## flow/run.sh

```bash
#!/bin/bash
# the make line also repeats each setting of config.mk as NAME=value (left out here)
make -C /OpenROAD-flow-scripts/flow DESIGN_CONFIG=/design/flow/config.mk WORK_HOME=/design/flow/orfs CLKGATE_MAP_FILE= finish
```

## flow/config.mk

```make
export PLATFORM = sky130hd
export DESIGN_NAME = tt_um_control_top
export DESIGN_NICKNAME = tt_um_control_top
export VERILOG_FILES = /design/flow/design.v
export SDC_FILE = /design/flow/constraint.sdc
export NUM_CORES = 4
export LEC_CHECK = 0
export ABC_AREA = 1
export CAP_MARGIN = 20
export CORE_MARGIN = 2
export CORE_UTILIZATION = 72
export SETUP_SLACK_MARGIN = 0.94
export SLEW_MARGIN = 20
export TNS_END_PERCENT = 10
```

## flow/constraint.sdc

```tcl
create_clock -name core_clock -period 3.27 [get_ports {clk}]
set_input_delay 0.6540 -clock core_clock [delete_from_list [all_inputs] [get_ports {clk}]]
set_output_delay 0.6540 -clock core_clock [all_outputs]
set_load 0.01 [all_outputs]
```

## flow/design.v

```verilog
`default_nettype none
module deserializer #(
    parameter ADDRW   = 24,
    parameter OPCODEW = 2
) (
    input  wire               clk,
    input  wire               rst_n,
    input  wire               spi_clk,
    input  wire               mosi,
    input  wire               cs_n,
    input  wire               aes_ready_in,
    input  wire               sha_ready_in,
    output reg                valid, 
    output reg  [OPCODEW-1:0] opcode,     
    output reg  [ADDRW-1:0]   key_addr,
    output reg  [ADDRW-1:0]   text_addr,
    output reg  [ADDRW-1:0]   dest_addr,
    output reg                valid_out
);
    localparam integer SHIFT_W = 1 + OPCODEW + (3 * ADDRW);
    localparam integer CW = $clog2(SHIFT_W + 1);
    localparam [CW-1:0] CNT_FULL = CW'(SHIFT_W) - 1;
    reg [1:0] r_clk;
    reg [1:0] r_cs_n;
    reg [1:0] r_mosi;    
    always @(posedge clk or negedge rst_n) begin
        if (!rst_n) begin        
            r_clk <= 2'b00;      
            r_cs_n <= 2'b11;     
            r_mosi <= 2'b00;
        end else begin
            r_clk <= {r_clk[0], spi_clk};
            r_cs_n <= {r_cs_n[0], cs_n};
            r_mosi <= {r_mosi[0], mosi};
        end
    end
    wire clk_posedge = (r_clk == 2'b01);   
    reg [CW-1:0] cnt;   
    reg [SHIFT_W-1:0] shift_reg;
    reg busy;   
    always @ (posedge clk or negedge rst_n) begin
        if (!rst_n) begin    
            cnt        <= {CW{1'b0}};
            shift_reg  <= {SHIFT_W{1'b0}};
            busy       <= 1'b0;
            valid      <= 1'b0;
            opcode     <= {OPCODEW{1'b0}};
            key_addr   <= {ADDRW{1'b0}};
            text_addr  <= {ADDRW{1'b0}};
            dest_addr  <= {ADDRW{1'b0}}; 
            valid_out  <= 1'b0;
        end else begin
            valid_out <= 1'b0;   
            if (~r_cs_n[1]) begin                      
                if (clk_posedge && !busy) begin
                    shift_reg <= {shift_reg[SHIFT_W-2:0], r_mosi[1]};
                    if (cnt == CNT_FULL) begin
                        busy <= 1'b1;                  
                        cnt  <= {CW{1'b0}};
                    end else begin
                        cnt <= cnt + 1'b1;             
                    end
                end
            end else begin
                if (!busy) begin
                    cnt       <= {CW{1'b0}};
                    shift_reg <= {SHIFT_W{1'b0}};
                end
            end
            if (shift_reg[3*ADDRW]) begin
                if (busy && sha_ready_in) begin
                    valid     <= shift_reg[SHIFT_W-1];
                    opcode    <= shift_reg[SHIFT_W-2 : 3*ADDRW];
                    key_addr  <= shift_reg[3*ADDRW-1 : 2*ADDRW]; 
                    text_addr <= shift_reg[2*ADDRW-1 : ADDRW];
                    dest_addr <= shift_reg[ADDRW-1 : 0];
                    valid_out <= 1'b1;   
                    busy      <= 1'b0;
                end
            end else begin
                if (busy && aes_ready_in) begin
                    valid     <= shift_reg[SHIFT_W-1];
                    opcode    <= shift_reg[SHIFT_W-2 : 3*ADDRW];
                    key_addr  <= shift_reg[3*ADDRW-1 : 2*ADDRW]; 
                    text_addr <= shift_reg[2*ADDRW-1 : ADDRW];
                    dest_addr <= shift_reg[ADDRW-1 : 0];
                    valid_out <= 1'b1;   
                    busy      <= 1'b0;
                end
            end
        end
    end
endmodule
module req_queue #(
    parameter ADDRW = 24,
    parameter OPCODEW = 2,
    parameter QDEPTH = 16
) (
    input wire clk,
    input wire rst_n,
    input wire valid_in,
    input wire ready_in_aes,
    input wire ready_in_sha,
    input wire [OPCODEW - 1:0] opcode,
    input wire [ADDRW - 1:0] key_addr,
    input wire [ADDRW - 1:0] text_addr,
    input wire [ADDRW - 1:0] dest_addr,
    output wire [3 * ADDRW + OPCODEW - 1:0] instr_aes,
    output wire valid_out_aes,
    output wire ready_out_aes,
    output wire [2 * ADDRW + OPCODEW - 1:0] instr_sha,
    output wire valid_out_sha,
    output wire ready_out_sha
);
    integer j, k;
    localparam integer SHA_INSTRW = 2 * ADDRW + OPCODEW;
    localparam integer AES_INSTRW = 3 * ADDRW + OPCODEW;
    localparam integer IDXW = (QDEPTH <= 1) ? 1 : $clog2(QDEPTH);
    localparam [IDXW - 1:0] LAST_IDX = IDXW'(QDEPTH - 1);
    reg [AES_INSTRW - 1:0] aesQueue [QDEPTH - 1:0];
    reg [IDXW - 1:0] aesReadIdx;
    reg [IDXW - 1:0] aesWriteIdx;
    reg aesFull;
    reg [SHA_INSTRW - 1:0] shaQueue [QDEPTH - 1:0];
    reg [IDXW - 1:0] shaReadIdx;
    reg [IDXW - 1:0] shaWriteIdx;
    reg shaFull;
    assign ready_out_aes = (aesReadIdx != aesWriteIdx || !aesFull) && rst_n;
    assign ready_out_sha = (shaReadIdx != shaWriteIdx || !shaFull) && rst_n;
    assign valid_out_aes = (aesReadIdx != aesWriteIdx || aesFull) && rst_n;
    assign valid_out_sha = (shaReadIdx != shaWriteIdx || shaFull) && rst_n;
    assign instr_aes = aesQueue[aesReadIdx];
    assign instr_sha = shaQueue[shaReadIdx];
    always @(posedge clk or negedge rst_n) begin 
        if (!rst_n) begin
            for (j = 0; j < QDEPTH; j = j + 1) aesQueue[j] <= {AES_INSTRW{1'b0}};
            aesReadIdx <= {IDXW{1'b0}};
            aesWriteIdx <= {IDXW{1'b0}};
            aesFull <= 0;
            for (k = 0; k < QDEPTH; k = k + 1) shaQueue[k] <= {SHA_INSTRW{1'b0}};
            shaReadIdx <= {IDXW{1'b0}};
            shaWriteIdx <= {IDXW{1'b0}};
            shaFull <= 0;
        end else begin
            if (valid_in) begin
                if (ready_out_aes) begin
                    if (opcode[0] == 0) begin
                        aesQueue[aesWriteIdx] <= {opcode, key_addr, text_addr, dest_addr};
                        if (aesWriteIdx == LAST_IDX) begin
                            if (aesReadIdx == {IDXW{1'b0}}) aesFull <= 1;
                            aesWriteIdx <= {IDXW{1'b0}};
                        end else begin
                            if (aesReadIdx == aesWriteIdx + 1) aesFull <= 1;
                            aesWriteIdx <= aesWriteIdx + 1;
                        end
                    end
                end
                if (ready_out_sha) begin
                    if (opcode[0] == 1) begin
                        shaQueue[shaWriteIdx] <= {opcode, text_addr, dest_addr};
                        if (shaWriteIdx == LAST_IDX) begin
                            if (shaReadIdx == {IDXW{1'b0}}) shaFull <= 1;
                            shaWriteIdx <= {IDXW{1'b0}};
                        end else begin
                            if (shaReadIdx == shaWriteIdx + 1) shaFull <= 1;
                            shaWriteIdx <= shaWriteIdx + 1;
                        end
                    end
                end
            end
            if (ready_in_aes && valid_out_aes) begin
                if (aesReadIdx == LAST_IDX) 
                    aesReadIdx <= {IDXW{1'b0}};
                else 
                    aesReadIdx <= aesReadIdx + 1;
                aesFull <= 0;
            end
            if (ready_in_sha && valid_out_sha) begin
                if (shaReadIdx == LAST_IDX) 
                    shaReadIdx <= {IDXW{1'b0}};
                else 
                    shaReadIdx <= shaReadIdx + 1;
                shaFull <= 0;
            end
        end
    end
endmodule
`default_nettype none
module aes_fsm #(
    parameter ADDRW = 24,
    parameter ACCEL_ID = 2'b10
)(
    input  wire              clk,
    input  wire              rst_n,
    input  wire              req_valid,
    input  wire [3*ADDRW+1:0] req_data,
    output reg               ready_req_out,      
    input wire               compq_ready_in,
    output reg [ADDRW-1:0]   compq_data_out,     
    output reg               valid_compq_out,    
    output reg               arb_req,
    input  wire              arb_grant,
    input  wire [2:0]        ack_in,
    output reg [ADDRW+7:0]   data_out
);
    localparam MEM_ID = 2'b00;
    localparam READY        = 4'b0000;
    localparam RDKEY        = 4'b0001;
    localparam WAIT_RDKEY   = 4'b0010;
    localparam RDTEXT       = 4'b0011;
    localparam WAIT_RDTXT   = 4'b0100;
    localparam HASHOP       = 4'b0101;
    localparam WAIT_HASHOP  = 4'b0110;
    localparam MEMWR        = 4'b0111;
    localparam WAIT_MEMWR   = 4'b1000;
    localparam COMPLETE     = 4'b1001;
    reg [3:0] state, next_state;
    reg [3*ADDRW+1:0] r_req_data;
    always @(posedge clk or negedge rst_n) begin
        if (!rst_n)
            state <= READY;
        else
            state <= next_state;
    end
    always @(*) begin
        next_state = state;
        case (state)
            READY: begin
                if (req_valid) next_state = RDKEY;
            end
            RDKEY: begin
                if (arb_grant) next_state = WAIT_RDKEY;
            end
            WAIT_RDKEY: begin
                if (ack_in == {1'b1, MEM_ID}) next_state = RDTEXT;
            end
            RDTEXT: begin
                if (arb_grant) next_state = WAIT_RDTXT;
            end
            WAIT_RDTXT: begin
                if (ack_in == {1'b1, MEM_ID}) next_state = HASHOP;
            end
            HASHOP: begin
                if (arb_grant) next_state = WAIT_HASHOP;
            end
            WAIT_HASHOP: begin
                if (ack_in == {1'b1, ACCEL_ID}) next_state = MEMWR;
            end
            MEMWR: begin
                if (arb_grant) next_state = WAIT_MEMWR;
            end
            WAIT_MEMWR: begin
                if (ack_in == {1'b1, MEM_ID}) next_state = COMPLETE;
            end
            COMPLETE: begin
                if (compq_ready_in) next_state = READY;
            end
            default: next_state = READY;
        endcase
    end
    always @(*) begin
        arb_req = 1'b0;
        ready_req_out = 1'b0;
        valid_compq_out = 1'b0;
        data_out = 'b0;
        compq_data_out = 'b0;
        case (state) 
            READY: begin
                ready_req_out = 1'b1;
            end
            RDKEY: begin
                arb_req = 1'b1;
                data_out = {r_req_data[3*ADDRW-1:2*ADDRW], 2'b00, ACCEL_ID, MEM_ID, 2'b00};
            end
            WAIT_RDKEY: begin
                data_out = {r_req_data[3*ADDRW-1:2*ADDRW], 2'b00, ACCEL_ID, MEM_ID, 2'b00};
            end
            RDTEXT: begin
                arb_req = 1'b1;
                data_out = {r_req_data[2*ADDRW-1:ADDRW], 2'b00, ACCEL_ID, MEM_ID, 2'b01};
            end
            WAIT_RDTXT: begin
                data_out = {r_req_data[2*ADDRW-1:ADDRW], 2'b00, ACCEL_ID, MEM_ID, 2'b01};
            end
            HASHOP: begin
                arb_req = 1'b1;
                data_out = {24'b0, r_req_data[3*ADDRW+1], 1'b0, ACCEL_ID, 4'b0011};
            end
            WAIT_HASHOP: begin
                data_out = {24'b0, r_req_data[3*ADDRW+1], 1'b0, ACCEL_ID, 4'b0011};
            end
            MEMWR: begin
                arb_req = 1'b1;
                data_out = {r_req_data[ADDRW-1:0], 2'b00, MEM_ID, ACCEL_ID, 2'b10};
            end
            WAIT_MEMWR: begin
                data_out = {r_req_data[ADDRW-1:0], 2'b00, MEM_ID, ACCEL_ID, 2'b10};
            end
            COMPLETE: begin
                compq_data_out = {r_req_data[ADDRW-1:0]};
                valid_compq_out = 1'b1;
            end
            default: begin
            end
        endcase
    end
    always @(posedge clk or negedge rst_n) begin
        if (!rst_n) begin
            r_req_data <= '0;
        end else if (req_valid && state == READY) begin
            r_req_data <= req_data;
        end
    end
endmodule
`default_nettype none
module sha_fsm #(
    parameter ADDRW = 24,
    parameter ACCEL_ID = 2'b01
)(
    input  wire              clk,
    input  wire              rst_n,
    input  wire              req_valid,
    input  wire [2*ADDRW+1:0] req_data,
    output reg               ready_req_out,      
    input wire               compq_ready_in,
    output reg [ADDRW-1:0]   compq_data_out,     
    output reg               valid_compq_out,    
    output reg               arb_req,
    input  wire              arb_grant,
    input  wire [2:0]        ack_in,
    output reg [ADDRW+7:0]   data_out
);
    localparam MEM_ID = 2'b00;
    localparam READY        = 4'b0000;
    localparam RDTEXT       = 4'b0001;
    localparam WAIT_RDTXT   = 4'b0010;
    localparam HASHOP       = 4'b0011;
    localparam WAIT_HASHOP  = 4'b0100;
    localparam MEMWR        = 4'b0101;
    localparam WAIT_MEMWR   = 4'b0110;
    localparam COMPLETE     = 4'b0111;
    reg [3:0] state, next_state;
    reg [2*ADDRW+1:0] r_req_data;
    always @(posedge clk or negedge rst_n) begin
        if (!rst_n)
            state <= READY;
        else
            state <= next_state;
    end
    always @(*) begin
        next_state = state;
        case (state)
            READY: begin
                if (req_valid) next_state = RDTEXT;
            end
            RDTEXT: begin
                if (arb_grant) next_state = WAIT_RDTXT;
            end
            WAIT_RDTXT: begin
                if (ack_in == {1'b1, MEM_ID}) next_state = HASHOP;
            end
            HASHOP: begin
                if (arb_grant) next_state = WAIT_HASHOP;
            end
            WAIT_HASHOP: begin
                if (ack_in == {1'b1, ACCEL_ID}) next_state = MEMWR;
            end
            MEMWR: begin
                if (arb_grant) next_state = WAIT_MEMWR;
            end
            WAIT_MEMWR: begin
                if (ack_in == {1'b1, MEM_ID}) next_state = COMPLETE;
            end
            COMPLETE: begin
                if (compq_ready_in) next_state = READY;
            end
            default: next_state = READY;
        endcase
    end
    always @(*) begin
        arb_req = 1'b0;
        ready_req_out = 1'b0;
        valid_compq_out = 1'b0;
        data_out = 'b0;
        compq_data_out = 'b0;
        case (state) 
            READY: begin
                ready_req_out = 1'b1;
            end
            RDTEXT: begin
                arb_req = 1'b1;
                data_out = {r_req_data[2*ADDRW-1:ADDRW], 2'b00, ACCEL_ID, MEM_ID, 2'b01};
            end
            WAIT_RDTXT: begin
                data_out = {r_req_data[2*ADDRW-1:ADDRW], 2'b00, ACCEL_ID, MEM_ID, 2'b01};
            end
            HASHOP: begin
                arb_req = 1'b1;
                data_out = {24'b0, r_req_data[2*ADDRW+1], 1'b0, ACCEL_ID, 4'b0011};
            end
            WAIT_HASHOP: begin
                data_out = {24'b0, r_req_data[2*ADDRW+1], 1'b0, ACCEL_ID, 4'b0011};
            end
            MEMWR: begin
                arb_req = 1'b1;
                data_out = {r_req_data[ADDRW-1:0], 2'b00, MEM_ID, ACCEL_ID, 2'b10};
            end
            WAIT_MEMWR: begin
                data_out = {r_req_data[ADDRW-1:0], 2'b00, MEM_ID, ACCEL_ID, 2'b10};
            end
            COMPLETE: begin
                compq_data_out = {r_req_data[ADDRW-1:0]};
                valid_compq_out = 1'b1;
            end
            default: begin
            end
        endcase
    end
    always @(posedge clk or negedge rst_n) begin
        if (!rst_n) begin
            r_req_data <= '0;
        end else if (req_valid && state == READY) begin
            r_req_data <= req_data;
        end
    end
endmodule
`default_nettype none
module bus_arbiter #(
    parameter ADDRW = 24
    ) (
    input wire clk,
    input wire rst_n,
    input wire sha_req,
    input wire aes_req,
    input wire [ADDRW+7:0] sha_data_in,
    input wire [ADDRW+7:0] aes_data_in,
    input wire bus_ready,
    output reg [7:0] data_out,
    output reg valid_out, 
    output wire aes_grant,
    output wire sha_grant,
    output wire [1:0] curr_mode_top,
    output wire [1:0] counter_top
);
localparam AES = 2'b01;
localparam SHA = 2'b10;
reg last_serviced;  
reg [1:0] curr_mode;  
reg [1:0] counter;
assign curr_mode_top = curr_mode;
assign counter_top = counter;
always @(*) begin
    if (counter == 2'b00) begin
        if (curr_mode == AES) begin
            data_out = aes_data_in[7:0];
            valid_out = 1'b1;
        end else if (curr_mode == SHA) begin
            data_out = sha_data_in[7:0];
            valid_out = 1'b1;
        end else begin
            data_out = 8'b0;  
            valid_out = 1'b0;
        end
    end else if (counter == 2'b01) begin
        if (curr_mode == AES) begin
            data_out = aes_data_in[15:8];
            valid_out = 1'b1;
        end else if (curr_mode == SHA) begin
            data_out = sha_data_in[15:8];
            valid_out = 1'b1;
        end else begin
            data_out = 8'b0;  
            valid_out = 1'b0;
        end
    end else if (counter == 2'b10) begin
        if (curr_mode == AES) begin
            data_out = aes_data_in[23:16];
            valid_out = 1'b1;
        end else if (curr_mode == SHA) begin
            data_out = sha_data_in[23:16];
            valid_out = 1'b1;
        end else begin
            data_out = 8'b0;  
            valid_out = 1'b0;
        end
    end else begin
        if (curr_mode == AES) begin
            data_out = aes_data_in[31:24];
            valid_out = 1'b1;
        end else if (curr_mode == SHA) begin
            data_out = sha_data_in[31:24];
            valid_out = 1'b1;
        end else begin
            data_out = 8'b0;  
            valid_out = 1'b0;
        end
    end
end
always @(posedge clk or negedge rst_n) begin
    if (!rst_n) begin
        last_serviced <= 1'b0;
        curr_mode <= 2'b00;
        counter <= 2'b00;
    end else begin
        if (curr_mode != 2'b00) begin
            if (bus_ready) counter <= counter + 1;
        end else begin
            if (sha_req && aes_req) begin 
                curr_mode <= last_serviced ? 2'b10 : 2'b01;
            end else if (aes_req) begin 
                curr_mode <= 2'b01;
            end else if (sha_req) begin
                curr_mode <= 2'b10;
            end else begin
                curr_mode <= 2'b00;
                counter <= 2'b00;
            end
        end
        if (counter == 2'b11 && bus_ready) begin
            if (curr_mode == AES) curr_mode <= (sha_req) ? SHA : 2'b00;
            else if (curr_mode == SHA) curr_mode <= (aes_req) ? AES : 2'b00;
        end
        if (curr_mode == AES) last_serviced <= 1'b1;
        else if (curr_mode == SHA) last_serviced <= 1'b0;
    end
end
assign aes_grant = (curr_mode == AES);
assign sha_grant = (curr_mode == SHA);
endmodule
module comp_queue #(
    parameter ADDRW  = 24,
    parameter QDEPTH = 32
)(
    input  wire clk,
    input  wire rst_n,
    input  wire                 valid_in_aes,
    input  wire                 valid_in_sha,
    input  wire [ADDRW-1:0]     dest_addr_aes,
    input  wire [ADDRW-1:0]     dest_addr_sha,
    output reg                  ready_out_aes,
    output reg                  ready_out_sha,
    output reg [ADDRW-1:0]      data_out,
    output reg                  valid_out,
    input  wire                 ready_in
);
    reg [ADDRW-1:0] mem [0:QDEPTH-1];
    localparam integer IDXW = (QDEPTH <= 1) ? 1 : $clog2(QDEPTH);
    localparam integer COUNTW = (QDEPTH <= 1) ? 1 : $clog2(QDEPTH + 1);
    localparam [IDXW-1:0] LAST_IDX = IDXW'(QDEPTH - 1);
    localparam [COUNTW-1:0] COUNT_MAX = QDEPTH;
    function [IDXW-1:0] increment_ptr;
        input [IDXW-1:0] val;
        increment_ptr = (val == LAST_IDX) ? {IDXW{1'b0}} : val + 1'b1;
    endfunction
    reg [IDXW-1:0] head, tail;
    reg [COUNTW-1:0] count;
    wire full  = (count == COUNT_MAX);
    wire empty = (count == {COUNTW{1'b0}});  
    reg rr_select;
    wire both_valid = valid_in_aes && valid_in_sha;
    wire aes_sel = (both_valid && !rr_select) || (valid_in_aes && !valid_in_sha);
    wire sha_sel = (both_valid && rr_select)  || (valid_in_sha && !valid_in_aes);
    wire enq_valid = (aes_sel && valid_in_aes) || (sha_sel && valid_in_sha);
    wire [ADDRW-1:0] enq_data =
        aes_sel ? dest_addr_aes :
        sha_sel ? dest_addr_sha :
        {ADDRW{1'b0}};
    wire enq_ready = !full;
    always @(*) begin
        ready_out_aes = !full && aes_sel;
        ready_out_sha = !full && sha_sel;
    end
    wire do_enq = enq_valid && enq_ready;
    wire do_deq = valid_out && ready_in;
    always @(posedge clk or negedge rst_n) begin
        if (!rst_n) begin
            head <= {IDXW{1'b0}};
            tail <= {IDXW{1'b0}};
            count <= {COUNTW{1'b0}};
            rr_select <= 0;
            valid_out <= 0;
            data_out <= 0;
        end else begin
            if (do_enq) begin
                mem[tail] <= enq_data;
                tail <= increment_ptr(tail);
            end
            if (both_valid)
                rr_select <= ~rr_select;
            if (!empty && !valid_out) begin
                data_out <= mem[head];
                valid_out <= 1;
            end
            if (do_deq) begin
                head <= increment_ptr(head);
                valid_out <= 0;
            end
            if (do_enq && do_deq)
                count <= count;
            else if (do_enq)
                count <= count + 1;
            else if (do_deq)
                count <= count - 1;
        end
    end
endmodule
module serializer #(
    parameter ADDRW = 24
) (
    input wire clk,
    input wire rst_n,       
    input wire n_cs,         
    input wire spi_clk,
    input wire valid_in,
    input wire [ADDRW-1:0]      addr,
    output reg  miso,
    output wire ready_out,
    output reg  err           
);
    localparam integer SHIFT_W  = ADDRW + 1;  
    localparam integer CW = (SHIFT_W <= 1) ? 1 : $clog2(SHIFT_W + 1);
    localparam [CW-1:0] CNT_INIT = CW'(SHIFT_W - 1);
    reg [CW-1:0] cnt;                                
    reg [SHIFT_W-1:0] PISOreg;                       
    reg [1:0] clkstat;                               
    wire negedgeSPI = (clkstat == 2'b10);            
    reg [1:0] sync_n_cs;                        
    reg [1:0] hist;                             
    reg valid_ncs;                              
    reg idle;                                   
    assign ready_out = idle && ~valid_ncs && negedgeSPI;
    always @(posedge clk or negedge rst_n) begin 
        if (!rst_n) begin
            clkstat <=0;
        end else begin
            clkstat <= {clkstat[0], spi_clk};
        end
    end
    always @(posedge clk or negedge rst_n) begin
        if (!rst_n) begin
            sync_n_cs <= 2'b11;                      
        end else begin
            sync_n_cs <= {sync_n_cs[0], n_cs};       
        end
    end
    always@(posedge clk or negedge rst_n) begin 
        if (!rst_n) begin  
            hist            <= 2'b11;
            valid_ncs       <= 1'b1;                       
        end else begin
            if (negedgeSPI) begin
                hist <= {hist[0], sync_n_cs[1]};           
                if (hist[1] == hist[0]) begin
                    valid_ncs <= hist[1]; 
                end
            end
        end
    end
    always @(posedge clk or negedge rst_n) begin
        if (!rst_n) begin 
            idle        <= 1;
            cnt         <= CNT_INIT;
            PISOreg     <= 0;
            miso        <= 1'b0;
            err         <= 1'b0;
        end
        else if (~valid_ncs) begin
            if (valid_in && idle && negedgeSPI) begin
                PISOreg     <= {1'b1 , addr};
                idle        <= 0;
                cnt         <= CNT_INIT;
                miso        <= 1'b1;
            end else if (negedgeSPI && !idle) begin
                miso        <= PISOreg[SHIFT_W-1];
                PISOreg     <= {PISOreg[SHIFT_W-2:0], 1'b0};
                if (cnt != 1) begin
                    cnt <= cnt - 1;
                end else begin 
                    idle <= 1;
                end
            end
        end else if (valid_ncs && !idle) begin  
            err         <= 1'b1;
            idle        <= 1;
            cnt         <= CNT_INIT;
            PISOreg     <= 0;
            miso        <= 1'b0;
        end else begin
            err <= 1'b0;
        end
    end
endmodule
`default_nettype none
module tt_um_control_top #(
  parameter ADDRW = 24,
  parameter OPCODEW = 2,
  parameter REQ_QDEPTH = 4,
  parameter COMP_QDEPTH = 4
  ) (
    input  wire       ena,       
    input  wire       clk,       
    input  wire       rst_n,     
    input  wire [7:0] ui_in, 
    output wire [7:0] uo_out, 
    input  wire [7:0] uio_in,     
    output wire [7:0] uio_out, 
    output wire [7:0] uio_oe      
);
  wire [7:0] in_bus = ui_in | uio_in;
  wire mosi = in_bus[0];
  wire spi_clk = in_bus[1];
  wire cs_n = in_bus[2];
  wire bus_ready = in_bus[3];
  wire [2:0] ack_in = in_bus[6:4];   
  wire miso;
  wire [7:0] data_bus_out;
  wire data_bus_valid;
  wire [7:0] out_bus;
  assign out_bus[0] = miso;
  assign out_bus[6:1] = data_bus_out[6:1];
  assign out_bus[7] = data_bus_valid;
  assign uio_out = out_bus;
  assign uo_out = out_bus;
  assign uio_oe = 8'b0 & {8{&{1'b0, ena, in_bus[7], data_bus_out[7], data_bus_out[0], 
                              valid, serializer_err, curr_mode_top, counter_top}}};
  localparam AES_INSTRW = 3*ADDRW + OPCODEW;
  localparam SHA_INSTRW = 2*ADDRW + OPCODEW;
  wire valid;
  wire [OPCODEW-1:0] opcode;
  wire [ADDRW-1:0] key_addr;
  wire [ADDRW-1:0] text_addr;
  wire [ADDRW-1:0] dest_addr;
  wire req_q_valid;
  deserializer #(.ADDRW(ADDRW), .OPCODEW(OPCODEW)) 
  deserializer_inst(.clk(clk), .rst_n(rst_n), .spi_clk(spi_clk), .mosi(mosi), .cs_n(cs_n), 
                    .aes_ready_in(aes_queue_ready), .sha_ready_in(sha_queue_ready), 
                    .valid(valid), .opcode(opcode), .key_addr(key_addr), .text_addr(text_addr), 
                    .dest_addr(dest_addr), .valid_out(req_q_valid));
  wire aes_fsm_ready, sha_fsm_ready;
  wire [AES_INSTRW-1:0] instr_aes;
  wire [SHA_INSTRW-1:0] instr_sha;
  wire valid_out_aes, valid_out_sha;
  wire aes_queue_ready, sha_queue_ready;
  req_queue #(.ADDRW(ADDRW), .OPCODEW(OPCODEW), .QDEPTH(REQ_QDEPTH)) 
  req_queue_inst(.clk(clk), .rst_n(rst_n), .valid_in(req_q_valid), .ready_in_aes(aes_fsm_ready), 
                 .ready_in_sha(sha_fsm_ready), .opcode(opcode), .key_addr(key_addr), .text_addr(text_addr), 
                 .dest_addr(dest_addr), .instr_aes(instr_aes), .valid_out_aes(valid_out_aes), 
                 .ready_out_aes(aes_queue_ready), .instr_sha(instr_sha), .valid_out_sha(valid_out_sha), 
                 .ready_out_sha(sha_queue_ready));
  wire compq_ready_aes, compq_ready_sha;
  wire [ADDRW-1:0] compq_aes_data, compq_sha_data;
  wire compq_aes_valid, compq_sha_valid;
  aes_fsm #(.ADDRW(ADDRW)) aes_fsm_inst (.clk(clk), .rst_n(rst_n), .req_valid(valid_out_aes), 
                                         .req_data(instr_aes), .ready_req_out(aes_fsm_ready), 
                                         .compq_ready_in(compq_ready_aes), .compq_data_out(compq_aes_data), 
                                         .valid_compq_out(compq_aes_valid), .arb_req(aes_arb_req), 
                                         .arb_grant(aes_arb_grant), .ack_in(ack_in), .data_out(aes_fsm_data));
  sha_fsm #(.ADDRW(ADDRW)) sha_fsm_inst (.clk(clk), .rst_n(rst_n), .req_valid(valid_out_sha), .req_data(instr_sha), 
                                         .ready_req_out(sha_fsm_ready), .compq_ready_in(compq_ready_sha), 
                                         .compq_data_out(compq_sha_data), .valid_compq_out(compq_sha_valid), 
                                         .arb_req(sha_arb_req), .arb_grant(sha_arb_grant), .ack_in(ack_in), 
                                         .data_out(sha_fsm_data));
  wire aes_arb_req, sha_arb_req;
  wire [ADDRW+7:0] aes_fsm_data, sha_fsm_data;
  wire aes_arb_grant, sha_arb_grant;
  wire [1:0] curr_mode_top;
  wire [1:0] counter_top;
  bus_arbiter #(.ADDRW(ADDRW)) 
  bus_arbiter_inst (.clk(clk), .rst_n(rst_n), .sha_req(sha_arb_req), .aes_req(aes_arb_req), .sha_data_in(sha_fsm_data), 
                    .aes_data_in(aes_fsm_data), .bus_ready(bus_ready), .data_out(data_bus_out), .valid_out(data_bus_valid), 
                    .aes_grant(aes_arb_grant), .sha_grant(sha_arb_grant), .curr_mode_top(curr_mode_top), .counter_top(counter_top));
  wire [ADDRW-1:0] compq_data;
  wire compq_valid_out;
  wire compq_ready_in;
  comp_queue #(.ADDRW(ADDRW), .QDEPTH(COMP_QDEPTH)) 
  comp_queue_inst (.clk(clk), .rst_n(rst_n), .valid_in_aes(compq_aes_valid), .valid_in_sha(compq_sha_valid), 
                   .dest_addr_aes(compq_aes_data), .dest_addr_sha(compq_sha_data), .ready_out_aes(compq_ready_aes), 
                   .ready_out_sha(compq_ready_sha), .data_out(compq_data), .valid_out(compq_valid_out), .ready_in(compq_ready_in));
  wire serializer_err;
  serializer #(.ADDRW(ADDRW)) 
  serializer_inst(.clk(clk), .rst_n(rst_n), .n_cs(cs_n), .spi_clk(spi_clk), .valid_in(compq_valid_out), .addr(compq_data), 
                  .miso(miso), .ready_out(compq_ready_in), .err(serializer_err));
endmodule
```

==> run summary, run 1 <==
run results: Pwr top sequential cells, worst setup path endpoint uio_out[1], via/cell ratio 5.99, Remaining DRCs 0, largest non-sequential cell family by area simple AND/OR/NAND/NOR gates, first-pass GRT wire length 156000 µm, cycle use final 94.3%, Post-Synthesis Cell Area 0.0375 mm², aoi share 15.5%, Tmin final 3.09 ns, IR drop worst, VDD 0.000587 V, grt total ovfl 0, R2R depth 7, MUX share of area 0%, Inserted Clock Buffers 84, DR vias 30004, core area 0.0514 mm², P&R area growth vs syn 11.4%, Slew Limit Fails 0, P_leak 20.1 nW, largest net degree at the start of global routing 142, Avg WL per Cell 19.6 µm, max incr delay on CP 0.44 ns, number of buffers added on ports 31, average cell area after synthesis 8.67 µm², DRT iter0 DRCs 2985, reg2reg end req_queue_inst.aesQueue[2][35]$_DFFE_PN0P_, Synth top area share 50.1%, Die H 232 µm, Critical Path Start bus_arbiter_inst.counter[1]$_DFFE_PN0P_, initial antenna violation count 0, Worst-path clk slew 0.07 ns, worst path cell trace inv_1, ha_1, inv_2, nor3_2, nand2_1, o21ai_0, inv_1, nand2_2, buf_6, Root Buffer clkbuf_16, critical path type reg -> out, Pwr Density 775 mW/mm², nets 4318, Final ANT Viol Nets 0, Fillers 3292, power share of the clock group 29.8%, cell total in the yosys stat output 4326, IO Pins 43, Power Clock 9.66 mW, xor and xnor fraction of the mapped netlist area 0.234%, Total GRT Usage 37.2%, Top delay family on crit path simple AND/OR/NAND/NOR gates, Int Power 21.3 mW, Main area contributors dfrtp_1, nand2_1, o21ai_0, RSZ-0062 raised after global routing yes, Crit path buffers/inverters 4, CTS tree yes, Synth Flop Type dfrtp_1, combinational share of power 28.7%, status finished clean, synthesis warning total 10, cell row count 83, setup violators final 0, sw power 11.1 mW, gpl congestion 0.916, Layout Skew 0.0202 ns, cell type with the largest total area dfrtp_1, Critical-path top delay cell dfrtp_2, final wirelength 98100 µm, EDFF count, synth 96, post-DP HPWL 61000 µm, FP Core Util 72.9%, Max-cap violations 0, vias in the first global route 28812, Clock Latency Late Sink 0.64 ns, top cells by count nand2_1, dfrtp_1, o21ai_0, worst hold path class in -> async, drt first pass iters 7, Slew @ Worst Pin 0.921 ns, Logic power comb 9.30 mW, Seq share, synth 58.4%, reg2reg start req_queue_inst.aesWriteIdx[0]$_DFFE_PN0P_, number of synthesized register bits 856, Slew HR 38.6%, f_max 324 MHz, startpoint types flip-flop, Data arrival, critical path 2.43 ns, Die ar. 0.0539 mm², R2R Setup Slk 0.85 ns, yosys stat chip area 0.0375 mm², post-synthesis async set-or-reset flop share 88.8%, setup_tns 0 ns, Multi-input gate area 0.0129 mm², count of tool warnings 74, Clock Tree Buf Depth 3, Distinct lib cells used 37, and+or+nand+nor area frac 16.4%, Overall Power 32.4 mW, CTS Sinks 856, FF/Latch Area 0.0219 mm², Stages on worst setup path 9, Seq. pwr 13.4 mW, Adder-Cell Fraction of Synth Area 1.22%, CTS HTree Levels 3, Final Hold Violation Tally 0, Cells after Synth 4326, part of the power in registers 41.4%, crit path DRT 2.62 ns, Chip Width 232 µm, Yosys top cell by instances nand2_1, sw frac 34.3%, crit-path max FO 3, crit end category output port, Top cell by count, worst path inv_1
==> metal layers <==
| layer | part of all wire [%] | up-vias | track usage, % |
|---|---|---|---|
| met5 | 0 | - | 0 |
| met4 | 3.8 | 0 | 14.0 |
| met3 | 8.2 | 252 | 6.39 |
| met2 | 47 | 1382 | 59.0 |
| met1 | 41 | 14473 | 52.2 |
| li1 | - | 13897 | - |
==> per-stage QoR <==
step                      setup WS, ns  instances  hold WS [ns]  instance area [µm²]  utilization (%)
after CTS                        0.385       4996        0.0783                41500             80.7
after detailed placement         0.301       4822         0.336                38300             74.5
after floorplan                  0.934       4333         0.331                37500                -
final                            0.185       5010        0.0987                41800             81.2
after global placement           0.298       4822         0.332                38300             74.5
after global routing             0.189       5009        0.0908                41800             81.2
==> what timing repair did <==
| item | CTS | global route |
|---|---|---|
| setup endpoints to repair | 151 | 345 |
| hold buffers | 1 | 0 |
| buffers inserted | 20 | 13 |
| endpoints found under the hold margin | 1 | 0 |
| pin swaps | 19 | 31 |
| gates cloned | 1 | 0 |
| gates resized | 124 | 52 |
==> cell type report <==
| type | instances | share of cell area, % |
|---|---|---|
| timing repair buffer | 160 | 4.02 |
| antenna | 1 | 0.00599 |
| timing repair inverter | 1 | 0.0180 |
| sequential | 856 | 52.5 |
| inverter | 438 | 3.96 |
| clock buffer | 121 | 5.93 |
| multi-input combinational | 2722 | 30.9 |
| clock inverter | 31 | 0.698 |
| tap | 680 | 2.04 |
==> inputs of run 2 (changes only) <==
Settings changed: CELL_PAD_IN_SITES_DETAIL_PLACEMENT set to 1, CELL_PAD_IN_SITES_GLOBAL_PLACEMENT set to 3, CORE_ASPECT_RATIO set to 0.6, CORE_UTILIZATION 72 to 40, CTS_CLUSTER_SIZE set to 98, GPL_TIMING_DRIVEN set to 0, HOLD_SLACK_MARGIN set to 0.19, SETUP_SLACK_MARGIN 0.94 to 2.92, TNS_END_PERCENT 10 to 75.
Clock period 3.27 ns to 10.0 ns, I/O delays scaled along.
==> run 2 against run 1 <==
Compared with the run above: synthesized cell count did not move; first-iteration DRC count fell by 14%; final area grew 1.6%; highest routed layer unchanged; final cell count increased by 15%; global-route usage is 8.4 points lower; total power shrank 67%; combinational power down 66%; count of clock-buffer cells in the layout grew 6; sequential cell count is the same; still clean on timing, DRC and antenna; synthesized area did not move.
==> run summary, run 2 <==
run results: DRT iter0 DRCs 2574, Synth Flop Type dfrtp_1, grt total ovfl 0, FP Core Util 40.6%, R2R depth 7, Cells after Synth 4326, FF/Latch Area 0.0219 mm², RSZ-0062 raised after global routing no, CTS tree yes, DP Area 0.0397 mm², Power Clock 3.28 mW, HP Start deserializer_inst.r_mosi[0]$_DFF_PN0_, IR drop worst, VDD 0.000137 V, Post-Synthesis Cell Area 0.0375 mm², Clock Tree Buf Depth 3, Logic power comb 3.12 mW, Main area contributors dfrtp_1, nand2_1, o21ai_0, worst hold path class reg -> reg, Total GRT Usage 28.8%, Yosys top cell by instances nand2_1, Chip Width 399 µm, Adder-Cell Fraction of Synth Area 1.22%, count of tool warnings 74, Slew @ Worst Pin 1.33 ns, Core Util, Final 46.0%, Layout Skew 0.0187 ns, Overall Power 10.8 mW, largest non-sequential cell family by area simple AND/OR/NAND/NOR gates, # Post-CTS Setup Buffers 0, Avg WL per Cell 23.6 µm, startpoint types flip-flop, Multi-input gate area 0.0126 mm², max incr delay on CP 0.54 ns, crit path DRT 8.00 ns, reg2reg end serializer_inst.PISOreg[14]$_DFFE_PN0P_, Seq. pwr 4.41 mW, P_leak 20.1 nW, gpl congestion 0.919, Inserted Clock Buffers 85, aoi share 15.5%, Max-cap violations 0, PostCTS Resize Cnt 0, Final ANT Viol Nets 0, sw frac 37.0%, via/cell ratio 5.38, vias in the first global route 30964, hold slack final 0.349 ns, cell type with the largest total area dfrtp_1, initial antenna violation count 6, largest net degree at the start of global routing 128, sw power 4.00 mW, and+or+nand+nor area frac 16.4%, Int Power 6.82 mW, number of buffers added on ports 31, xor and xnor fraction of the mapped netlist area 0.234%, Critical-path top delay cell buf_1, drt first pass iters 6, core area 0.0923 mm², setup violators final 0, synthesis warning total 10, top cells by count nand2_1, dfrtp_1, o21ai_0, Crit path buffers/inverters 6, Root Buffer clkbuf_16, Hold EP deserializer_inst.r_mosi[1]$_DFF_PN0_, Die ar. 0.0963 mm², R2R Setup Slk 6.68 ns, part of the power in registers 40.8%, Hold Crit Depth 0, Seq share, synth 58.4%, Synth top area share 50.1%, Clock Latency Late Sink 0.68 ns, Final Hold Violation Tally 0, IO Pins 43, hold buffer count at cts 0, Distinct lib cells used 37, Fillers 10844, CTS HTree Levels 3, f_max 176 MHz, final wirelength 136000 µm, cell row count 86, Die H 241 µm, Remaining DRCs 0, Data arrival, critical path 3.69 ns, Worst-path clk slew 0.06 ns, setup_tns 0 ns, Critical Path Start bus_arbiter_inst.curr_mode[0]$_DFF_PN0_, status finished clean, Slew HR 10.7%, first-pass GRT wire length 204000 µm, P&R area growth vs syn 13.2%, crit end category output port, CTS Sinks 856, EDFF count, synth 96, crit-path max FO 10, post-synthesis async set-or-reset flop share 88.8%, reg2reg start deserializer_inst.r_clk[0]$_DFF_PN0_, power share of the clock group 30.3%, worst path cell trace ha_1, buf_2, inv_1, buf_2, buf_1, nand3_1, nand3_1, nand2_1, nand2_1, buf_4, clkdlybuf4s50_1, cell total in the yosys stat output 4326, DR vias 31015, Pwr top sequential cells, Slew Limit Fails 0, Top delay family on crit path buffers and inverters, MUX share of area 0%, nets 4516, worst setup path endpoint uo_out[2], number of synthesized register bits 856, Pwr Density 255 mW/mm², cycle use final 56.9%, Stages on worst setup path 11, critical path type reg -> out, combinational share of power 28.9%, post-DP HPWL 102000 µm, Tmin final 5.69 ns, yosys stat chip area 0.0375 mm², Post-Layout Inst Area 0.0424 mm², average cell area after synthesis 8.67 µm²
-- run 2: cell type report --
type	instances	share of cell area, %
sequential	856	51.6
clock inverter	27	0.542
clock buffer	127	5.96
tap	1232	3.63
multi-input combinational	2722	29.7
inverter	438	3.87
timing repair buffer	41	1.33
antenna	1	0.00590
buffer	317	3.36
-- run 2: layer usage --
metal  global-route usage (%)  part of all wire, %  vias to the layer above
met5                        0                    0                        -
met4                     5.55                  1.6                        0
met3                     8.30                  8.3                      122
met2                     35.8                   36                      769
met1                     48.0                   54                    15856
li1                         -                    -                    14268
-- run 2: per-stage QoR --
stage | setup WS [ns] | cells
finish | 4.31 | 5761
global route | 4.14 | 5760
CTS | 4.33 | 5760
detailed placement | 3.95 | 5606
global placement | -32.10 | 5596
floorplan | 6.23 | 4333
==> inputs of run 3 (changes only) <==
Settings changed: CELL_PAD_IN_SITES_DETAIL_PLACEMENT 1 to unset, CELL_PAD_IN_SITES_GLOBAL_PLACEMENT 3 to unset, CORE_ASPECT_RATIO 0.6 to unset, CORE_UTILIZATION 40 to 71, CTS_CLUSTER_SIZE 98 to 100, GPL_TIMING_DRIVEN 0 to unset, HOLD_SLACK_MARGIN 0.19 to unset, PLACE_DENSITY set to 0.37, SETUP_SLACK_MARGIN 2.92 to unset, TNS_END_PERCENT 75 to unset.
Clock period 10.0 ns to 8.79 ns, I/O delays scaled along.
==> run 3 against run 2 <==
Compared with the run above: count of clock-buffer cells in the layout down 12; worst hold slack better by 0.0074 ns; via count shrank 4.8%; sequential power rose by 13%; non-clock buffer count down 279; combinational power barely moved; still clean; critical path type unchanged; highest routed layer unchanged.
==> run summary, run 3 <==
run results: Top delay family on crit path buffers and inverters, aoi share 15.5%, Critical Path Start bus_arbiter_inst.curr_mode[1]$_DFF_PN0_, Crit path buffers/inverters 3, sw frac 34.9%, R2R depth 7, setup_tns 0 ns, Hold EP deserializer_inst.r_mosi[1]$_DFF_PN0_, worst hold path class reg -> reg, worst path cell trace inv_1, ha_1, inv_1, nand3_1, o21ai_0, nor2_1, nand2_1, nor2_1, clkdlybuf4s50_1, via/cell ratio 5.99, max incr delay on CP 0.71 ns, Clock Latency Late Sink 0.65 ns, cell row count 84, Post-Synthesis Cell Area 0.0375 mm², Pwr Density 286 mW/mm², Slew @ Worst Pin 1.16 ns, filler-free cell count of the finished design 4933, Chip Width 234 µm, Stages on worst setup path 9, Slew Limit Fails 0, Data arrival, critical path 4.32 ns, Pwr top sequential cells, Worst-path clk slew 0.06 ns, Clock Tree Buf Depth 3, RSZ-0062 raised after global routing no, largest net degree at the start of global routing 161, Power Clock 3.50 mW, Final ANT Viol Nets 0, P&R area growth vs syn 7.94%, reg2reg start req_queue_inst.aesReadIdx[1]$_DFFE_PN0P_, initial antenna violation count 0, crit path DRT 7.03 ns, cell total in the yosys stat output 4326, grt total ovfl 0, Cells after Synth 4326, # Post-CTS Setup Buffers 0, cycle use final 69.2%, sw power 4.05 mW, Layout Skew 0.0188 ns, crit-path max FO 24, and+or+nand+nor area frac 16.4%, f_max 164 MHz, Total GRT Usage 36.4%, dpl cells 4781, Int Power 7.55 mW, Inserted Clock Buffers 84, CTS HTree Levels 3, combinational share of power 26.9%, Logic power comb 3.12 mW, average cell area after synthesis 8.67 µm², Main area contributors dfrtp_1, nand2_1, o21ai_0, Synth top area share 50.1%, synthesis warning total 10, number of synthesized register bits 856, critical path type reg -> out, Avg WL per Cell 19.8 µm, Post-Layout Inst Area 0.0405 mm², largest non-sequential cell family by area simple AND/OR/NAND/NOR gates, power share of the clock group 30.2%, first-pass GRT wire length 153000 µm, Hold Crit Depth 0, Critical-path top delay cell inv_1, final wirelength 97700 µm, Remaining DRCs 0, P_leak 19.4 nW, PostCTS Resize Cnt 0, post-DP HPWL 56900 µm, Die H 234 µm, Distinct lib cells used 37, post-synthesis async set-or-reset flop share 88.8%, CTS Sinks 856, startpoint types flip-flop, Yosys top cell by instances nand2_1, hold buffer count at cts 0, Antenna Diode Count 0, DR vias 29529, nets 4236, cell type with the largest total area dfrtp_1, R2R Setup Slk 5.57 ns, IR drop worst, VDD 0.000199 V, core area 0.0523 mm², status finished clean, Slew HR 22.6%, gpl congestion 0.896, hold slack final 0.357 ns, number of buffers added on ports 31, FP Core Util 71.6%, part of the power in registers 42.9%, Seq. pwr 4.98 mW, Die ar. 0.0547 mm², Final Hold Violation Tally 0, Adder-Cell Fraction of Synth Area 1.22%, Synth Flop Type dfrtp_1, crit end category output port, MUX share of area 0%, reg2reg end req_queue_inst.aesQueue[2][18]$_DFFE_PN0P_, vias in the first global route 28390, top cells by count nand2_1, dfrtp_1, o21ai_0, CTS tree yes, Root Buffer clkbuf_16, EDFF count, synth 96, setup violators final 0, HP Start deserializer_inst.r_mosi[0]$_DFF_PN0_, Max-cap violations 0, Seq share, synth 58.4%, count of tool warnings 60, drt first pass iters 7, xor and xnor fraction of the mapped netlist area 0.234%, worst setup path endpoint uo_out[6], Tmin final 6.08 ns, yosys stat chip area 0.0375 mm², IO Pins 43, DP Area 0.0378 mm², DRT iter0 DRCs 2788
[run 3: area by class of cell]
cell class	count	area, µm²
clock buffers	115	2300
repair buffers	79	746
clock inverters	35	350
flip-flops and latches	856	21900
well taps	688	861
inverters	438	1650
multi-input cells	2722	12700
fillers	3689	11900
[run 3: per-stage QoR]
stage	util, %	total power, mW	setup slack [ns]
floorplan	-	6.99	5.26
global placement	72.2	7.95	3.52
detailed placement	72.2	8.04	3.55
CTS	77.2	11.5	2.84
global route	77.3	12.1	2.54
finish	77.3	11.6	2.71
[run 3: per-layer routing]
metal,vias up,GRT usage (%),share of wire [%]
met5,-,0,0
met4,0,14.7,4.0
met3,259,7.00,8.8
met2,1317,59.5,47
met1,14263,48.7,40
li1,13690,-,-
==> inputs of run 4 (changes only) <==
Settings changed: CORE_ASPECT_RATIO set to 0.51, CTS_CLUSTER_DIAMETER set to 236, CTS_CLUSTER_SIZE 100 to unset, HOLD_SLACK_MARGIN set to -0.08, PLACE_DENSITY 0.37 to 0.62, SETUP_SLACK_MARGIN set to -0.07.
Clock period 8.79 ns to 4.28 ns, I/O delays scaled along.
==> run 4 against run 3 <==
Compared with the run above: still clean; non-clock buffer count increased by 21; synthesized cell count is the same; final area barely moved; clock skew up 0.0076 ns; sequential cell count did not move; synthesized area unchanged; global-route usage is 3.2 points higher; core utilization is 0.14 points lower; critical path type unchanged; highest routed layer unchanged.
==> run summary, run 4 <==
run results: drt first pass iters 8, combinational share of power 28.7%, largest net degree at the start of global routing 182, first-pass GRT wire length 166000 µm, setup violators final 0, Avg WL per Cell 21.5 µm, PostCTS Resize Cnt 0, sw frac 35.7%, worst hold path class in -> async, filler-free cell count of the finished design 4960, FP Core Util 71.6%, number of buffers added on ports 31, Seq. pwr 10.2 mW, f_max 242 MHz, aoi share 15.5%, Slew @ Worst Pin 1.22 ns, Chip Width 326 µm, grt total ovfl 0, crit-path max FO 14, Remaining DRCs 0, DRT iter0 DRCs 3977, MUX share of area 0%, top cells by count nand2_1, dfrtp_1, o21ai_0, IO Pins 43, crit path DRT 3.42 ns, hold buffer count at cts 0, core area 0.0524 mm², synthesis warning total 10, sw power 8.41 mW, Final Hold Violation Tally 0, Worst-path clk slew 0.06 ns, post-DP HPWL 66100 µm, Crit path buffers/inverters 3, gpl congestion 0.948, dpl cells 4828, nets 4245, Synth Flop Type dfrtp_1, Cells after Synth 4326, IR drop worst, VDD 0.000621 V, Slew Limit Fails 0, R2R Setup Slk 1.37 ns, Post-Synthesis Cell Area 0.0375 mm², count of tool warnings 65, final wirelength 106000 µm, reg2reg end req_queue_inst.shaQueue[2][44]$_DFFE_PN0P_, power share of the clock group 27.9%, Max-cap violations 0, Layout Skew 0.0264 ns, crit end category output port, Main area contributors dfrtp_1, nand2_1, o21ai_0, Pwr top sequential cells, Adder-Cell Fraction of Synth Area 1.22%, Fillers 3694, Seq share, synth 58.4%, Int Power 15.2 mW, part of the power in registers 43.4%, cell total in the yosys stat output 4326, and+or+nand+nor area frac 16.4%, Tmin final 4.12 ns, Inserted Clock Buffers 72, Power Clock 6.57 mW, worst path cell trace inv_1, ha_1, inv_1, nand3_1, nand3_1, nand2_1, nor2_1, nor2_1, clkdlybuf4s50_1, yosys stat chip area 0.0375 mm², Critical Path Start bus_arbiter_inst.counter[0]$_DFFE_PN0P_, max incr delay on CP 0.60 ns, Distinct lib cells used 37, Pwr Density 583 mW/mm², hold slack final 0.0638 ns, cell type with the largest total area dfrtp_1, DR vias 30302, Total GRT Usage 39.6%, Clock Latency Late Sink 0.62 ns, Slew HR 18.6%, P_leak 19.4 nW, CTS tree yes, average cell area after synthesis 8.67 µm², Die H 168 µm, vias in the first global route 28781, Final ANT Viol Nets 0, Synth top area share 50.1%, post-synthesis async set-or-reset flop share 88.8%, largest non-sequential cell family by area simple AND/OR/NAND/NOR gates, reg2reg start req_queue_inst.shaReadIdx[1]$_DFFE_PN0P_, initial antenna violation count 1, cycle use final 96.4%, CTS Sinks 856, Die ar. 0.0548 mm², worst setup path endpoint uio_out[6], startpoint types flip-flop, setup_tns 0 ns, cell row count 60, CTS HTree Levels 3, critical path type reg -> out, DP Area 0.0381 mm², Clock Tree Buf Depth 3, Yosys top cell by instances nand2_1, Stages on worst setup path 9, Post-Layout Inst Area 0.0404 mm², Logic power comb 6.78 mW, R2R depth 9, xor and xnor fraction of the mapped netlist area 0.234%, Top delay family on crit path buffers and inverters, # Post-CTS Setup Buffers 0, Overall Power 23.6 mW, EDFF count, synth 96, Critical-path top delay cell clkdlybuf4s50_1, Data arrival, critical path 3.27 ns, P&R area growth vs syn 7.87%, Root Buffer clkbuf_16, number of synthesized register bits 856, via/cell ratio 6.11, status finished clean
[run 4: area by class of cell]
type                       instances  area [µm²]  share of cell area (%)
antenna                            1        2.50                 0.00619
clock buffer                     114        2160                    5.35
clock inverter                    16         141                   0.350
inverter                         438        1650                    4.07
multi-input combinational       2722       12600                    31.3
sequential                       856       21900                    54.2
tap                              713         892                    2.21
timing repair buffer             100        1040                    2.57
[run 4: per-layer routing]
metal	track usage, %	routed length [µm]	part of all wire [%]
met1	62.6	46000	43
met2	51.5	41800	39
met5	0	0	0
met4	9.42	2300	2.2
met3	15.0	16400	15
[run 4: metrics by stage]
step,setup slack (ns),utilization [%]
2_1_floorplan,1.65,-
3_3_place_gp,0.826,72.7
3_5_place_dp,0.807,72.7
4_1_cts,0.168,77.1
5_1_grt,-0.00679,77.2
6_report,0.155,77.2
==> inputs of run 5 (changes only) <==
Settings changed: CORE_ASPECT_RATIO 0.51 to unset, CORE_UTILIZATION 71 to 68, CTS_CLUSTER_DIAMETER 236 to unset, HOLD_SLACK_MARGIN -0.08 to unset, PLACE_DENSITY 0.62 to unset, SETUP_SLACK_MARGIN -0.07 to unset.
Clock period 4.28 ns to 3.58 ns, I/O delays scaled along.
==> run 5 against run 4 <==
Compared with the run above: synthesized cell count did not move; final cell count increased by 0.73%; synthesized area stayed put; setup slack got worse by 0.073 ns; core utilization down 2.1 points; critical endpoint unchanged; largest cell class unchanged; largest power group unchanged.
==> run summary, run 5 <==
run results: Main area contributors dfrtp_1, nand2_1, o21ai_0, Slew HR 33.0%, grt total ovfl 0, Cells after Synth 4326, Top Layer Used met4, Max-cap violations 0, cell row count 86, wire length on met1 41700 µm, Die H 239 µm, R2R depth 5, CTS HTree Levels 3, setup_tns 0 ns, average cell area after synthesis 8.67 µm², sw frac 34.2%, Data arrival, critical path 2.78 ns, vias in the first global route 28202, combinational share of power 26.9%, first-pass GRT wire length 157000 µm, Top cell by count, worst path nand2_1, DRT iter0 DRCs 2786, Core Util, Final 75.1%, setup violators final 0, drt first pass iters 6, reg2reg start aes_fsm_inst.state[6]$_DFF_PN0_, Synth top area share 50.1%, synthesis warning total 10, Stages on worst setup path 9, cycle use final 97.7%, nets 4274, Slew @ Worst Pin 0.996 ns, power share of the clock group 30.8%, Power Clock 8.94 mW, status finished clean, core area 0.0548 mm², Worst-path clk slew 0.06 ns, Hold Crit Depth 0, gpl congestion 0.918, largest non-sequential cell family by area simple AND/OR/NAND/NOR gates, crit end category output port, Critical Path Start bus_arbiter_inst.curr_mode[1]$_DFF_PN0_, xor and xnor fraction of the mapped netlist area 0.234%, met3 WL 7540 µm, EDFF count, synth 96, sw power 9.91 mW, Inserted Clock Buffers 86, number of synthesized register bits 856, Top delay family on crit path buffers and inverters, FP Core Util 68.5%, R2R Setup Slk 0.98 ns, yosys stat chip area 0.0375 mm², count of tool warnings 72, P&R area growth vs syn 9.70%, critical path type reg -> out, worst path cell trace inv_1, ha_1, buf_4, nand2_1, o21ai_0, nor2_2, nand2_1, nor2_4, clkdlybuf4s50_1, CTS tree yes, worst hold path class reg -> reg, f_max 286 MHz, Clock Latency Late Sink 0.64 ns, max incr delay on CP 0.56 ns, Root Buffer clkbuf_16, Distinct lib cells used 37, Post-Layout Inst Area 0.0411 mm², worst setup path endpoint uio_out[6], crit-path max FO 17, Crit path buffers/inverters 3, final wirelength 99000 µm, setup ws final 0.0826 ns, Synth Flop Type dfrtp_1, Int Power 19.1 mW, Logic power comb 7.79 mW, cell type with the largest total area dfrtp_1, # Post-CTS Setup Buffers 0, HP Start deserializer_inst.r_cs_n[0]$_DFF_PN1_, Seq share, synth 58.4%, cell total in the yosys stat output 4326, Tmin final 3.50 ns, crit path DRT 2.86 ns, reg2reg end aes_fsm_inst.state[6]$_DFF_PN0_, startpoint types flip-flop, Pwr Density 705 mW/mm², Clock Tree Buf Depth 3, Seq. pwr 12.3 mW, DR vias 29422, MUX share of area 0%, Layout Skew 0.0224 ns, IO Pins 43, Remaining DRCs 0, and+or+nand+nor area frac 16.4%, met2 WL 46800 µm, Slew Limit Fails 0, Final ANT Viol Nets 0, Pwr top sequential cells, DP Worst Slack 0.499 ns, post-DP HPWL 61500 µm, IR drop worst, VDD 0.000632 V, Final Hold Violation Tally 0, Yosys top cell by instances nand2_1, aoi share 15.5%, RSZ-0062 raised after global routing yes, CTS Sinks 856, part of the power in registers 42.3%, Total GRT Usage 35.4%, Hold EP deserializer_inst.r_cs_n[1]$_DFF_PN1_, DP Area 0.0382 mm², top cells by count nand2_1, dfrtp_1, o21ai_0, largest net degree at the start of global routing 165, initial antenna violation count 1, Die ar. 0.0570 mm², Chip Width 239 µm, P_leak 19.9 nW, Adder-Cell Fraction of Synth Area 1.22%, number of buffers added on ports 31, post-synthesis async set-or-reset flop share 88.8%, Post-Synthesis Cell Area 0.0375 mm², Avg WL per Cell 19.8 µm, via/cell ratio 5.89, Critical-path top delay cell clkdlybuf4s50_1
run 5: timing repair:
item / in CTS / in global routing
hold buffers: 1 / 0
endpoints found under the setup margin: 12 / 12
resized: 5 / 15
pin swaps: 0 / 1
endpoints found under the hold margin: 16 / 0
run 5: per-layer routing:
| layer | global-route usage, % | up-vias |
|---|---|---|
| met2 | 57.4 | 1164 |
| met5 | 0 | - |
| met3 | 5.70 | 210 |
| met1 | 49.5 | 14237 |
| li1 | - | 13811 |
| met4 | 11.5 | 0 |
run 5: through the flow:
| step | hold WS [ns] | std cells | power (mW) |
|---|---|---|---|
| 6_report | 0.356 | 4996 | 29.0 |
| 5_1_grt | 0.358 | 4993 | 30.4 |
| 4_1_cts | 0.356 | 4993 | 29.0 |
| 3_5_place_dp | 0.347 | 4834 | 20.0 |
| 3_3_place_gp | 0.335 | 4834 | 19.8 |
| 2_1_floorplan | 0.331 | 4333 | 17.2 |
run 5: final cells by class:
type | instances | area (µm²)
timing repair buffer | 115 | 1190
clock buffer | 127 | 2580
tap | 704 | 881
inverter | 438 | 1650
multi-input combinational | 2722 | 12700
sequential | 856 | 21900
antenna | 3 | 7.51
fill | 4005 | 13600
clock inverter | 31 | 243
==> inputs of run 6 (changes only) <==
Settings changed: ABC_AREA 1 to unset, CORE_UTILIZATION 68 to 72, CTS_CLUSTER_DIAMETER set to 38, CTS_CLUSTER_SIZE set to 14, PLACE_DENSITY_LB_ADDON set to 0.03, SETUP_SLACK_MARGIN set to 0.85.
Clock period 3.58 ns to 3.56 ns, I/O delays scaled along.
==> run 6 against run 5 <==
Compared with the run above: non-clock buffer count grew 1; clock skew increased by 0.0070 ns; via count fell by 18%; largest cell class unchanged; highest routed layer unchanged.
==> run summary, run 6 <==
run results: cell row count 81, Final ANT Viol Nets 0, DP Area 0.0366 mm², Top delay family on crit path AND-OR/OR-AND gates, yosys stat chip area 0.0359 mm², Logic power comb 6.02 mW, Synth top area share 52.3%, Slew Limit Fails 0, DRT iter0 DRCs 2956, first-pass GRT wire length 144000 µm, largest non-sequential cell family by area multiplexers, crit path DRT 2.85 ns, hold slack final 0.153 ns, reg2reg start req_queue_inst.aesReadIdx[0]$_DFFE_PN0P_, average cell area after synthesis 12.9 µm², crit-path max FO 5, via/cell ratio 6.77, Main area contributors dfrtp_1, mux2_2, edfxtp_1, f_max 298 MHz, setup ws final 0.202 ns, Final Hold Violation Tally 0, Stages on worst setup path 7, critical path type reg -> out, post-DP HPWL 53800 µm, cycle use final 94.3%, Total GRT Usage 37.3%, status finished clean, grt total ovfl 0, initial antenna violation count 1, Seq share, synth 61.1%, power share of the clock group 38.9%, Remaining DRCs 0, R2R Setup Slk 0.94 ns, worst setup path endpoint uo_out[5], number of buffers added on ports 31, Inserted Clock Buffers 106, Seq. pwr 11.0 mW, combinational share of power 21.6%, startpoint types flip-flop, Die H 227 µm, MUX share of area 15.7%, largest net degree at the start of global routing 191, Clock Tree Buf Depth 3, Distinct lib cells used 63, filler-free cell count of the finished design 3554, max incr delay on CP 0.44 ns, sw power 9.04 mW, Worst-path clk slew 0.06 ns, Critical Path Start aes_fsm_inst.state[9]$_DFF_PN0_, worst path cell trace or2_4, buf_6, a222oi_1, mux2_4, o211ai_1, a32o_2, buf_6, synthesis warning total 10, Pwr Density 685 mW/mm², worst hold path class in -> async, EDFF count, synth 96, Yosys top cell by instances dfrtp_1, Avg WL per Cell 26.4 µm, Power Clock 10.9 mW, Cells after Synth 2784, Post-Synthesis Cell Area 0.0359 mm², Die ar. 0.0516 mm², aoi share 12.2%, Fillers 2547, gpl congestion 0.902, Slew HR 21.9%, CTS tree yes, xor and xnor fraction of the mapped netlist area 0.366%, reg2reg end aes_fsm_inst.r_req_data[42]$_DFFE_PN0P_, FP Core Util 73.1%, core area 0.0491 mm², IO Pins 43, drt first pass iters 7, top cells by count dfrtp_1, mux2_2, nand2_1, Core Util, Final 83.0%, P&R area growth vs syn 13.6%, part of the power in registers 39.5%, setup violators final 0, Overall Power 27.9 mW, Top cell by count, worst path buf_6, number of synthesized register bits 856, count of tool warnings 68, Tmin final 3.36 ns, Pwr top sequential cells, Root Buffer clkbuf_16, Int Power 18.9 mW, R2R depth 7, dpl cells 3318, and+or+nand+nor area frac 5.76%, cell type with the largest total area dfrtp_1, IR drop worst, VDD 0.000598 V, Post-Layout Inst Area 0.0407 mm², Crit path buffers/inverters 2, Max-cap violations 0, Critical-path top delay cell dfrtp_2, DP Worst Slack 0.206 ns, CTS Sinks 856, crit end category output port, Clock Latency Late Sink 0.67 ns, RSZ-0062 raised after global routing yes, Data arrival, critical path 2.65 ns, Layout Skew 0.0294 ns, vias in the first global route 24851, Chip Width 227 µm, nets 2853, Adder-Cell Fraction of Synth Area 1.28%, Slew @ Worst Pin 1.17 ns, P_leak 19.2 nW, final wirelength 93900 µm, sw frac 32.4%, CTS HTree Levels 3, setup_tns 0 ns, post-synthesis async set-or-reset flop share 88.8%, cell total in the yosys stat output 2784, Synth Flop Type dfrtp_1, DR vias 24071
run 6: routing by layer:
layer	vias to the layer above	part of all wire, %	GRT usage, %
met1	12384	38	48.2
met5	-	0	0
met3	283	7.8	7.33
met2	1136	49	60.7
met4	0	5.4	19.4
li1	10268	-	-
run 6: final cells by class:
| type | instances | area [µm²] | area share [%] |
|---|---|---|---|
| sequential | 856 | 21900 | 53.8 |
| multi-input combinational | 1679 | 12900 | 31.8 |
| clock buffer | 122 | 2840 | 6.97 |
| timing repair buffer | 116 | 1240 | 3.05 |
| tap | 664 | 831 | 2.04 |
| clock inverter | 77 | 811 | 1.99 |
| inverter | 39 | 146 | 0.360 |
| antenna | 1 | 2.50 | 0.00615 |
run 6: what timing repair did:
| item | in CTS | in global routing |
|---|---|---|
| endpoints found under the setup margin | 26 | 127 |
| pin swaps | 21 | 13 |
| hold buffers | 0 | 0 |
| cloned | 4 | 1 |
| gates resized | 90 | 9 |
| buffers inserted | 17 | 13 |
==> inputs of run 7 (changes only) <==
Settings changed: ABC_AREA set to 1, CORE_UTILIZATION 72 to 70, CTS_CLUSTER_DIAMETER 38 to unset, CTS_CLUSTER_SIZE 14 to 23, PLACE_DENSITY_LB_ADDON 0.03 to 0.2, SETUP_SLACK_MARGIN 0.85 to 0.89.
Clock period 3.56 ns to 3.26 ns, I/O delays scaled along.
==> run 7 against run 6 <==
Compared with the run above: final cell count rose by 41%; still clean; critical endpoint is now uio_out[2]; global-route usage fell by 1.2 points; largest cell class unchanged; non-clock buffer count rose by 25; largest power group unchanged; critical path type unchanged; synthesized area increased by 4.6%; sequential cell count is the same; sequential power rose by 23%; critical path depth increased by 5; total power up 14%.
==> run summary, run 7 <==
run results: status finished clean, CTS tree yes, gpl congestion 0.898, Adder-Cell Fraction of Synth Area 1.22%, Seq share, synth 58.4%, crit path DRT 2.61 ns, xor and xnor fraction of the mapped netlist area 0.234%, DR vias 30348, Crit path buffers/inverters 5, Seq. pwr 13.5 mW, Max-cap violations 0, Remaining DRCs 0, synthesis warning total 10, cell type with the largest total area dfrtp_1, Top cell by count, worst path nand2_1, Die H 235 µm, largest net degree at the start of global routing 141, startpoint types flip-flop, Cells after Synth 4326, MUX share of area 0%, critical path type reg -> out, aoi share 15.5%, drt first pass iters 6, R2R depth 9, Critical Path Start bus_arbiter_inst.curr_mode[0]$_DFF_PN0_, Data arrival, critical path 2.26 ns, Root Buffer clkbuf_16, final wirelength 98900 µm, first-pass GRT wire length 158000 µm, Hold Crit Depth 0, IR drop worst, VDD 0.000508 V, initial antenna violation count 0, R2R Setup Slk 0.98 ns, IO Pins 43, largest non-sequential cell family by area simple AND/OR/NAND/NOR gates, Final Hold Violation Tally 0, sw power 11.0 mW, setup_tns 0 ns, post-DP HPWL 60500 µm, and+or+nand+nor area frac 16.4%, Logic power comb 9.12 mW, post-synthesis async set-or-reset flop share 88.8%, Clock Tree Buf Depth 3, cycle use final 89.3%, reg2reg end req_queue_inst.shaQueue[2][23]$_DFFE_PN0P_, HP Start deserializer_inst.r_mosi[0]$_DFF_PN0_, worst path cell trace inv_2, ha_4, inv_2, nand2_1, o21ai_2, nor2_2, buf_6, nand2_1, inv_1, nand2_1, nand2_2, buf_6, FP Core Util 71.1%, crit end category output port, number of buffers added on ports 31, DRT iter0 DRCs 3577, Pwr Density 770 mW/mm², combinational share of power 28.6%, top cells by count nand2_1, dfrtp_1, o21ai_0, Synth Flop Type dfrtp_1, Post-Synthesis Cell Area 0.0375 mm², P&R area growth vs syn 10.6%, Layout Skew 0.0187 ns, part of the power in registers 42.2%, Yosys top cell by instances nand2_1, CTS Sinks 856, average cell area after synthesis 8.67 µm², Hold EP deserializer_inst.r_mosi[1]$_DFF_PN0_, worst setup path endpoint uio_out[2], yosys stat chip area 0.0375 mm², Worst-path clk slew 0.06 ns, max incr delay on CP 0.44 ns, sw frac 34.6%, P_leak 19.9 nW, nets 4300, Chip Width 235 µm, Antenna Diode Count 0, setup violators final 0, Distinct lib cells used 37, via/cell ratio 6.08, Pwr top sequential cells, cell row count 84, vias in the first global route 29363, count of tool warnings 66, Total GRT Usage 36.1%, Die ar. 0.0554 mm², cell total in the yosys stat output 4326, Overall Power 31.9 mW, Avg WL per Cell 19.8 µm, CTS HTree Levels 3, Slew Limit Fails 0, Tmin final 2.91 ns, Slew @ Worst Pin 1.01 ns, Int Power 20.9 mW, f_max 344 MHz, grt total ovfl 0, Slew HR 32.5%, RSZ-0062 raised after global routing yes, crit-path max FO 5, Power Clock 9.34 mW, Synth top area share 50.1%, Stages on worst setup path 12, EDFF count, synth 96, power share of the clock group 29.3%, Final ANT Viol Nets 0, Inserted Clock Buffers 84, Clock Latency Late Sink 0.65 ns, reg2reg start req_queue_inst.shaReadIdx[0]$_DFFE_PN0P_, Critical-path top delay cell dfrtp_1, worst hold path class reg -> reg, number of synthesized register bits 856, Top delay family on crit path simple AND/OR/NAND/NOR gates, Main area contributors dfrtp_1, nand2_1, o21ai_0, core area 0.0528 mm²
==> run 7: repair_timing <==
item | CTS | global route
hold buffers | 1 | 0
setup endpoints to repair | 33 | 158
cloned | 4 | 0
endpoints found under the hold margin | 11 | 0
pin swaps | 28 | 18
setup buffers | 19 | 6
resized | 126 | 32
==> run 7: stage by stage <==
stage / util, % / instances / worst slack, ns / hold slack, ns / cell area, µm²
after floorplan: - / 4333 / 0.926 / 0.331 / 37500
after global placement: 72.5 / 4817 / 0.294 / 0.340 / 38200
after detailed placement: 72.5 / 4817 / 0.233 / 0.339 / 38200
after CTS: 78.3 / 4989 / 0.413 / 0.352 / 41300
after global routing: 78.6 / 4995 / 0.265 / 0.357 / 41500
final: 78.6 / 4995 / 0.349 / 0.350 / 41500
==> run 7: cell type report <==
class / instances / area (µm²)
Clock buffer: 121 / 2390
Clock inverter: 27 / 231
Fill cell: 3461 / 11300
Inverter: 438 / 1660
Multi-Input combinational cell: 2723 / 12900
Sequential cell: 856 / 21900
Tap cell: 688 / 861
Timing Repair Buffer: 141 / 1520
Timing Repair inverter: 1 / 7.51
==> run 7: layer usage <==
layer  global-route usage (%)  wire, µm  vias to the layer above  part of all wire, %
li1                         -         -                    13849                    -
met1                     48.9     38400                    14591                   39
met2                     57.4     46300                     1596                   47
met3                     6.78      9190                      312                  9.3
met4                     16.8      4940                        0                  5.0
met5                        0         0                        -                    0
Power and IR drop assume default switching activity.
